Setup of run 1:
Design apb_fifo, start of the top module:
module apb_fifo (
    input  wire                   clk,         
    input  wire                   rst,         
    input  wire                   psel,        
    input  wire [3:0]            paddr,       
    input  wire [31:0]            pwdata,      
    input  wire                   penable,     
    input  wire                   pwrite,      
    output reg  [31:0]            prdata,      
    output reg                    pready       
);
parameter DEPTH = 16;   
parameter idle = 0, check_op = 1, write_data = 2, read_data =3,send_ready = 4;
reg [2:0] state;
reg [3:0] addr ;
 reg [31:0] wdata,rdata;
  reg [31:0] mem [0:15];
reg [3:0] wr_ptr;    
reg [3:0] rd_ptr;    
reg [4:0] count;     
reg [1:0] cwait;
always @(posedge clk or negedge rst) begin
    if (rst == 0) begin
        for(int i = 0; i<16;i++)
        begin
        mem[i] <= 0;
        end
        wr_ptr <= 0;
        rd_ptr <= 0;
        count <= 0;
        pready <= 0;
        state   <= idle;
        pready <= 0;
        prdata <= 0;
        addr   <= 0;
        wdata  <= 0;
        rdata  <= 0;
        cwait  <= 0;
    end else begin
        case(state)
        idle:
        begin
            wr_ptr <= 0;
            rd_ptr <= 0;
            count <= 0;
            pready <= 0;
            prdata <= 0;
            addr   <= 0;
            wdata  <= 0;
            rdata  <= 0;
  ...
Size in the first run: ~630 flip-flops.
clock: 1.9 ns
lec_check: 0
abc_area: 0
cap_margin: 25
core_aspect_ratio: 1.11
core_margin: 2
core_utilization: 72
cts_cluster_size: 35
gpl_timing_driven: 1
place_density_lb_addon: 0.0
setup_slack_margin: 0.55
slew_margin: 35
run.sh (not shown) runs the stock make flow with config.mk's settings and CLKGATE_MAP_FILE=.
Run 1 finished every stage; the final checks, however, were not passed, the failures being negative setup slack.
Input-level comparison between run 2 and run 1:
- a change of GPL_TIMING_DRIVEN from 1 to 0
- a change of SETUP_SLACK_MARGIN from 0.55 to 0.42
- a change of PLACE_DENSITY_LB_ADDON from 0.0 to 0.08
- a change of CORE_UTILIZATION from 72 to 15
- a change of the clock period (ns, I/O delays scaled along) from 1.9 to 3.12
Results
Run 2 vs run 1 on number of logic stages on the critical path including buffering: run 2 is the lower one.
Run 1 ran in full, but the layout does not pass; the checks complain about negative setup slack.
In summary, run 2 completed successfully, with a layout that passed the timing, design-rule and antenna checks.
Run 2 reports its class of the worst hold path as reg -> reg while run 1 reports in -> async.
Summary of run 2 over run 1: required time of the worst setup path increased by 1.24 ns relative to the old numbers, fraction of power consumed by sequential logic higher, starting density of the core lost 58 points, leakage power now sits lower, distinct cell type count of the synthesized netlist held.
Input changes introduced in run 3 (baseline for comparison: run 2):
- changing CAP_MARGIN from 25 to 20
- removing CORE_ASPECT_RATIO (formerly 1.11)
- removing GPL_TIMING_DRIVEN (formerly 0)
- changing ABC_AREA from 0 to 1
- changing CORE_UTILIZATION from 15 to 40
- changing SETUP_SLACK_MARGIN from 0.42 to 1.29
- changing SLEW_MARGIN from 35 to 20
- removing CTS_CLUSTER_SIZE (formerly 35)
- removing PLACE_DENSITY_LB_ADDON (formerly 0.08)
- changing the clock period (ns, I/O delays scaled along) from 3.12 to 5.0
Findings:
Total cell area reported by yosys after synthesis sits lower in run 3 than in run 2. The higher count of TritonRoute iterations in the first routing pass came out of run 3. Taking run 2 as the reference, in run 3 first-iteration DRC count now larger; post-route standard cell area excluding fillers fell about 11%; count of nets after finishing went up about 40%. Total routed wirelength delta for run 3 relative to run 2: about 36% lower.
Edits applied to the flow inputs when going from run 3 to run 4:
- removing SETUP_SLACK_MARGIN (formerly 1.29)
- changing CORE_UTILIZATION from 40 to 67
- removing ABC_AREA (formerly 1)
- changing the clock period (ns, I/O delays scaled along) from 5.0 to 3.4
Max clock network fraction of total power across run 4 and run 3: run 3
In run 4, overall power consumption is higher than in run 3.
On post-CTS repair timing setup buffer count, run 4 tracks run 3 almost exactly.
NOTE: delay of the slowest cell on the worst path in run 4 exceeds that of run 3
Run 4 ends up with a number of clock buffers inserted by TritonCTS that is 6 lower than in run 3.
Run 4 vs run 3 — non-clock buffer count rose 35%.
The lower basic-gate share of the synthesized area counting and, or, nand and nor cells of run 4 and run 3 is in run 4.
[compare] base=run 3 new=run 4: final critical path time including I/O delays and setup decreased by 0.30 ns relative to the old numbers, total nets after synthesis decreased by 36% relative to the old numbers.
For horizontal extent of the die, dividing the value from run 4 by the value from run 3 gives 0.79.
What run 3 reported for die size has to be multiplied by 0.62 to get the figure for run 4.


apb_fifo again, from the RTL that the note above started with.
Design apb_fifo, start of the top module:
module apb_fifo (
    input  wire                   clk,         
    input  wire                   rst,         
    input  wire                   psel,        
    input  wire [3:0]            paddr,       
    input  wire [31:0]            pwdata,      
    input  wire                   penable,     
    input  wire                   pwrite,      
    output reg  [31:0]            prdata,      
    output reg                    pready       
);
make LEC_CHECK=0 CAP_MARGIN=20 CELL_PAD_IN_SITES_GLOBAL_PLACEMENT=2 CORE_ASPECT_RATIO=1.39 CORE_MARGIN=6 CORE_UTILIZATION=29 CTS_CLUSTER_DIAMETER=153 GPL_ROUTABILITY_DRIVEN=0 GPL_TIMING_DRIVEN=0 MAX_ROUTING_LAYER=met4 SETUP_SLACK_MARGIN=0.95 SLEW_MARGIN=20 TNS_END_PERCENT=30 finish   # period 5.0 ns
The baseline finished with timing, DRC and antenna clean.
==> next run, changes <==
==> flow/config.mk (replaced) <==
export PLATFORM = sky130hd
export DESIGN_NAME = apb_fifo
export DESIGN_NICKNAME = apb_fifo
export VERILOG_FILES = /design/flow/design.v
export SDC_FILE = /design/flow/constraint.sdc
export NUM_CORES = 4
export LEC_CHECK = 0
export CAP_MARGIN = 20
export CORE_MARGIN = 2
export CORE_UTILIZATION = 72
export CTS_CLUSTER_SIZE = 15
export SLEW_MARGIN = 20
==> flow/constraint.sdc (replaced) <==
create_clock -name core_clock -period 1.89 [get_ports {clk}]
set_input_delay 0.3780 -clock core_clock [delete_from_list [all_inputs] [get_ports {clk}]]
set_output_delay 0.3780 -clock core_clock [all_outputs]
set_load 0.01 [all_outputs]
Result: With this change the flow finished but failed the layout checks on setup timing. Power went up to 2.7 times its value. Worst hold slack loses 0.070 ns. Register-to-register slack gets worse by 2.1 ns. Area after synthesis does not change. Cell area came out higher by 4.0%. Global-route usage increases by 19 points. Utilization rose by 54 points.
==> next run, changes <==
--- a/flow/config.mk
+++ b/flow/config.mk
@@ -10,2 +10 @@
-export CORE_UTILIZATION = 72
-export CTS_CLUSTER_SIZE = 15
+export CORE_UTILIZATION = 40
==> flow/constraint.sdc (replaced) <==
create_clock -name core_clock -period 3.4 [get_ports {clk}]
set_input_delay 0.6800 -clock core_clock [delete_from_list [all_inputs] [get_ports {clk}]]
set_output_delay 0.6800 -clock core_clock [all_outputs]
set_load 0.01 [all_outputs]
This time the run produced a clean layout.
Design area went down by a few percent.
Clock power fell by well over a third.
Sequential power fell by well over a third.
Clock-buffer cell count is higher by 11.
Cell count rises by roughly a tenth.
Global-route usage came out lower by 16 points.
==> next run, changes <==
--- a/flow/config.mk
+++ b/flow/config.mk
@@ -8 +8 @@
-export CAP_MARGIN = 20
+export CAP_MARGIN = 40
@@ -10 +10,3 @@
-export CORE_UTILIZATION = 40
+export CORE_UTILIZATION = 72
+export CTS_CLUSTER_SIZE = 15
+export SETUP_SLACK_MARGIN = -0.19
==> flow/constraint.sdc (replaced) <==
create_clock -name core_clock -period 1.89 [get_ports {clk}]
set_input_delay 0.3780 -clock core_clock [delete_from_list [all_inputs] [get_ports {clk}]]
set_output_delay 0.3780 -clock core_clock [all_outputs]
set_load 0.01 [all_outputs]
Now the flow ran to the end with violations: setup timing.
Worst hold slack is better by 0.15 ns.
Routed wire length goes down by a few percent.
Non-clock buffer count went up by 89.
Total power went up by well over a third.
Die size came out lower by well over a third.
Cell area rises slightly.
Global-route usage rose by 16 points.
Cell count shrinks by roughly a tenth.
Sequential share of layout area drops by 0.55 points.
Clock-buffer cell count falls by 12.
Clock skew went down by 0.011 ns.
==> next run, changes <==
--- a/flow/config.mk
+++ b/flow/config.mk
@@ -8 +8 @@
-export CAP_MARGIN = 40
+export CAP_MARGIN = 0
@@ -10,3 +10,4 @@
-export CORE_UTILIZATION = 72
-export CTS_CLUSTER_SIZE = 15
-export SETUP_SLACK_MARGIN = -0.19
+export CORE_UTILIZATION = 70
+export CTS_CLUSTER_SIZE = 33
+export PLACE_DENSITY_LB_ADDON = 0.01
+export SETUP_SLACK_MARGIN = 0.74
@@ -13,0 +15 @@
+export TNS_END_PERCENT = 75
==> flow/constraint.sdc (replaced) <==
create_clock -name core_clock -period 2.57 [get_ports {clk}]
set_input_delay 0.5140 -clock core_clock [delete_from_list [all_inputs] [get_ports {clk}]]
set_output_delay 0.5140 -clock core_clock [all_outputs]
set_load 0.01 [all_outputs]
Outcome:
- The changed run went through all stages and came out clean
- count of clock-buffer cells in the layout falls by 10
- area after synthesis stays the same
- register-to-register slack is better by 0.35 ns
- setup slack gets better by 0.35 ns
- clock skew went up by 0.013 ns


== zinc ==
Starting RTL as in the previous note.
## apb_fifo
module apb_fifo (
    input  wire                   clk,         
    input  wire                   rst,         
    input  wire                   psel,        
    input  wire [3:0]            paddr,       
    input  wire [31:0]            pwdata,      
    input  wire                   penable,     
    input  wire                   pwrite,      
    output reg  [31:0]            prdata,      
    output reg                    pready       
);
==> flow/config.mk <==
export PLATFORM = sky130hd
export DESIGN_NAME = apb_fifo
export DESIGN_NICKNAME = apb_fifo
export VERILOG_FILES = /design/flow/design.v
export SDC_FILE = /design/flow/constraint.sdc
export NUM_CORES = 4
export LEC_CHECK = 0
export ABC_AREA = 0
export CAP_MARGIN = 25
export CORE_ASPECT_RATIO = 1.11
export CORE_MARGIN = 2
export CORE_UTILIZATION = 72
export CTS_CLUSTER_SIZE = 35
export GPL_TIMING_DRIVEN = 1
export PLACE_DENSITY = 0.37
export SLEW_MARGIN = 35
==> flow/constraint.sdc <==
create_clock -name core_clock -period 1.9 [get_ports {clk}]
set_input_delay 0.3800 -clock core_clock [delete_from_list [all_inputs] [get_ports {clk}]]
set_output_delay 0.3800 -clock core_clock [all_outputs]
set_load 0.01 [all_outputs]
The flow completed for zinc, but it is not clean: the layout still shows setup timing.
## Diff of input files: amber against zinc
==> flow/config.mk <==
export PLATFORM = sky130hd
export DESIGN_NAME = apb_fifo
export DESIGN_NICKNAME = apb_fifo
export VERILOG_FILES = /design/flow/design.v
export SDC_FILE = /design/flow/constraint.sdc
export NUM_CORES = 4
export LEC_CHECK = 0
export CAP_MARGIN = 20
export CORE_MARGIN = 2
export CORE_UTILIZATION = 40
export SETUP_SLACK_MARGIN = 0.46
export SLEW_MARGIN = 20
==> flow/constraint.sdc <==
create_clock -name core_clock -period 3.4 [get_ports {clk}]
set_input_delay 0.6800 -clock core_clock [delete_from_list [all_inputs] [get_ports {clk}]]
set_output_delay 0.6800 -clock core_clock [all_outputs]
set_load 0.01 [all_outputs]
[summary]
Part of the power in combinational logic is higher on zinc
amber finished every step from synthesis to the final layout, and the layout passed the timing, design-rule and antenna checks.
Looking at zinc and amber, the clock network latency to the later pin of the worst-skew pair is a wash.
The internal power in amber was lower than what zinc gave.
Compared with zinc, amber ends up with a smaller final cell area.
amber ended up with a lower maximum operating frequency than zinc did.
amber ends up with lower effective utilization at floorplan than zinc does.
--- input diff amber..harbor ---
diff --git a/flow/config.mk b/flow/config.mk
--- a/flow/config.mk
+++ b/flow/config.mk
@@ -8,5 +8,8 @@
 export CAP_MARGIN = 20
 export CORE_MARGIN = 2
-export CORE_UTILIZATION = 40
-export SETUP_SLACK_MARGIN = 0.46
+export CORE_UTILIZATION = 72
+export CTS_CLUSTER_DIAMETER = 341
+export CTS_CLUSTER_SIZE = 15
+export PLACE_DENSITY_LB_ADDON = 0.14
+export SETUP_SLACK_MARGIN = 0.55
 export SLEW_MARGIN = 20
==> flow/constraint.sdc <==
create_clock -name core_clock -period 1.89 [get_ports {clk}]
set_input_delay 0.3780 -clock core_clock [delete_from_list [all_inputs] [get_ports {clk}]]
set_output_delay 0.3780 -clock core_clock [all_outputs]
set_load 0.01 [all_outputs]
--- outcome ---
Every stage of harbor finished as expected; the final checks, on the other hand, flagged setup timing, which means the layout fails. Maximum frequency on harbor is ahead of amber. Instance count on the critical path: harbor > amber. A end point of the critical path of rdata[30]$_DFFE_PN0P_ is what amber shows, while rdata[10]$_DFFE_PN0P_ belongs to harbor. On area of all placed cells without fillers: between amber and harbor, it ends up lower for amber.
The following lists how yarrow was set up differently from harbor:
==> flow/config.mk <==
export PLATFORM = sky130hd
export DESIGN_NAME = apb_fifo
export DESIGN_NICKNAME = apb_fifo
export VERILOG_FILES = /design/flow/design.v
export SDC_FILE = /design/flow/constraint.sdc
export NUM_CORES = 4
export LEC_CHECK = 0
export CAP_MARGIN = 20
export CORE_MARGIN = 2
export CORE_UTILIZATION = 58
export SLEW_MARGIN = 20
==> flow/constraint.sdc <==
create_clock -name core_clock -period 2.57 [get_ports {clk}]
set_input_delay 0.5140 -clock core_clock [delete_from_list [all_inputs] [get_ports {clk}]]
set_output_delay 0.5140 -clock core_clock [all_outputs]
set_load 0.01 [all_outputs]
## What came out
yarrow vs harbor: final period utilization down. The end point of the critical path comes out rdata[10]$_DFFE_PN0P_ in one run and mem[5][11]$_DFFE_PN0P_ in the other, namely in harbor and yarrow respectively. In yarrow, count of cells resized by post-cts repair is lower than in harbor. Going from harbor to yarrow, the non-clock buffer count was found to have gone down by 140. Across harbor and yarrow, a clean result was obtained everywhere but in harbor. The flow completed for harbor, but it is not clean: the layout still shows setup timing. Diff harbor -> yarrow: weighted congestion reported at the end of routability-driven placement lost 0.035; HPWL reported at the end of detailed placement decreased by about 3.7% relative to the old numbers; share of final layout cell area taken by clock buffers and inverters has increased. harbor ended up with met5 as its highest metal layer with signal wires; yarrow ended up with met4.


## old
The RTL this note starts from:
==> flow/design.v <==
module apb_fifo (
    input  wire                   clk,         
    input  wire                   rst,         
    input  wire                   psel,        
    input  wire [3:0]            paddr,       
    input  wire [31:0]            pwdata,      
    input  wire                   penable,     
    input  wire                   pwrite,      
    output reg  [31:0]            prdata,      
    output reg                    pready       
);
parameter DEPTH = 16;   
parameter idle = 0, check_op = 1, write_data = 2, read_data =3,send_ready = 4;
reg [2:0] state;
reg [3:0] addr ;
 reg [31:0] wdata,rdata;
  reg [31:0] mem [0:15];
reg [3:0] wr_ptr;    
reg [3:0] rd_ptr;    
reg [4:0] count;     
reg [1:0] cwait;
always @(posedge clk or negedge rst) begin
    if (rst == 0) begin
        for(int i = 0; i<16;i++)
        begin
        mem[i] <= 0;
        end
        wr_ptr <= 0;
        rd_ptr <= 0;
        count <= 0;
        pready <= 0;
        state   <= idle;
        pready <= 0;
        prdata <= 0;
        addr   <= 0;
        wdata  <= 0;
        rdata  <= 0;
        cwait  <= 0;
    end else begin
        case(state)
        idle:
        begin
            wr_ptr <= 0;
            rd_ptr <= 0;
            count <= 0;
            pready <= 0;
            prdata <= 0;
            addr   <= 0;
            wdata  <= 0;
            rdata  <= 0;
            cwait  <= 0;
            state <= check_op;
        end
        check_op:
        begin
         if (penable && psel && pwrite && count != 15)
         begin 
            state   <= write_data;
            addr    <= paddr;
            wdata   <= pwdata;
         end
         else if (penable && psel && !pwrite && count != 0)
         begin
            state  <= read_data;
            addr   <= paddr;
         end
         else 
            state  <= check_op;
        end
        write_data:
        begin
            mem[addr] <= wdata;
            if(cwait < 2)
            begin
              state <= write_data;
              cwait <= cwait + 1;
            end
            else
            begin
               cwait <= 0;
               pready <= 1'b1;
               state <= send_ready;
               wr_ptr <= wr_ptr + 1;
               count  <= count  + 1;
            end
        end
        read_data : begin
            rdata <= mem[addr];
            if(cwait < 2)
            begin
              state <= read_data;
              cwait <= cwait + 1;
            end
            else
            begin
               cwait <= 0;
               state <= send_ready;
               pready <= 1'b1;
               prdata <= rdata;
               rd_ptr <= rd_ptr + 1;
               count  <= count  - 1;
            end
        end
        send_ready: begin
           state  <= check_op;
           pready <= 1'b0;    
         end
     endcase
     end
   end  
endmodule
==> flow/config.mk <==
export PLATFORM = sky130hd
export DESIGN_NAME = apb_fifo
export DESIGN_NICKNAME = apb_fifo
export VERILOG_FILES = /design/flow/design.v
export SDC_FILE = /design/flow/constraint.sdc
export NUM_CORES = 4
export LEC_CHECK = 0
export ABC_AREA = 0
export CAP_MARGIN = 25
export CORE_ASPECT_RATIO = 0.5
export CORE_MARGIN = 2
export CORE_UTILIZATION = 72
export CTS_CLUSTER_SIZE = 35
export GPL_TIMING_DRIVEN = 1
export PLACE_DENSITY = 0.37
export SETUP_SLACK_MARGIN = 0.56
export SLEW_MARGIN = 5
==> flow/constraint.sdc <==
create_clock -name core_clock -period 1.9 [get_ports {clk}]
set_input_delay 0.3800 -clock core_clock [delete_from_list [all_inputs] [get_ports {clk}]]
set_output_delay 0.3800 -clock core_clock [all_outputs]
set_load 0.01 [all_outputs]
Finished, but not clean: old, with negative setup slack.
Changes in new relative to old:
==> flow/config.mk <==
export PLATFORM = sky130hd
export DESIGN_NAME = apb_fifo
export DESIGN_NICKNAME = apb_fifo
export VERILOG_FILES = /design/flow/design.v
export SDC_FILE = /design/flow/constraint.sdc
export NUM_CORES = 4
export LEC_CHECK = 0
export CAP_MARGIN = 0
export CORE_MARGIN = 2
export CORE_UTILIZATION = 72
export CTS_CLUSTER_SIZE = 33
export PLACE_DENSITY_LB_ADDON = 0.01
export SETUP_SLACK_MARGIN = 0.74
export SLEW_MARGIN = 20
==> flow/constraint.sdc <==
create_clock -name core_clock -period 2.57 [get_ports {clk}]
set_input_delay 0.5140 -clock core_clock [delete_from_list [all_inputs] [get_ports {clk}]]
set_output_delay 0.5140 -clock core_clock [all_outputs]
set_load 0.01 [all_outputs]
- Every stage of old finished as expected; the final checks, on the other hand, flagged negative setup slack, which means the layout fails.
- In new the implementation ran to completion but is not tape-out ready, as the final checks report negative setup slack.
- Re detailed route wirelength on metal3: new is 10% down on old.
- From old to new the numbers moved as follows: critical path depth went down by 1; tightest slew margin relative to the limit fell 18 points.
- Per the comparison of new with old, power shows a reduction of 25%; number of iterations in the first detailed-routing pass went down.
- Row total routed wirelength: new lower / old higher
- Looking at old and new, the floorplan die area is a wash.
- Fraction of cell area in non-clock buffers: new < old
- The design area was comparable across old and new.
No activity file was given, so power comes from the tool's default toggle rates.
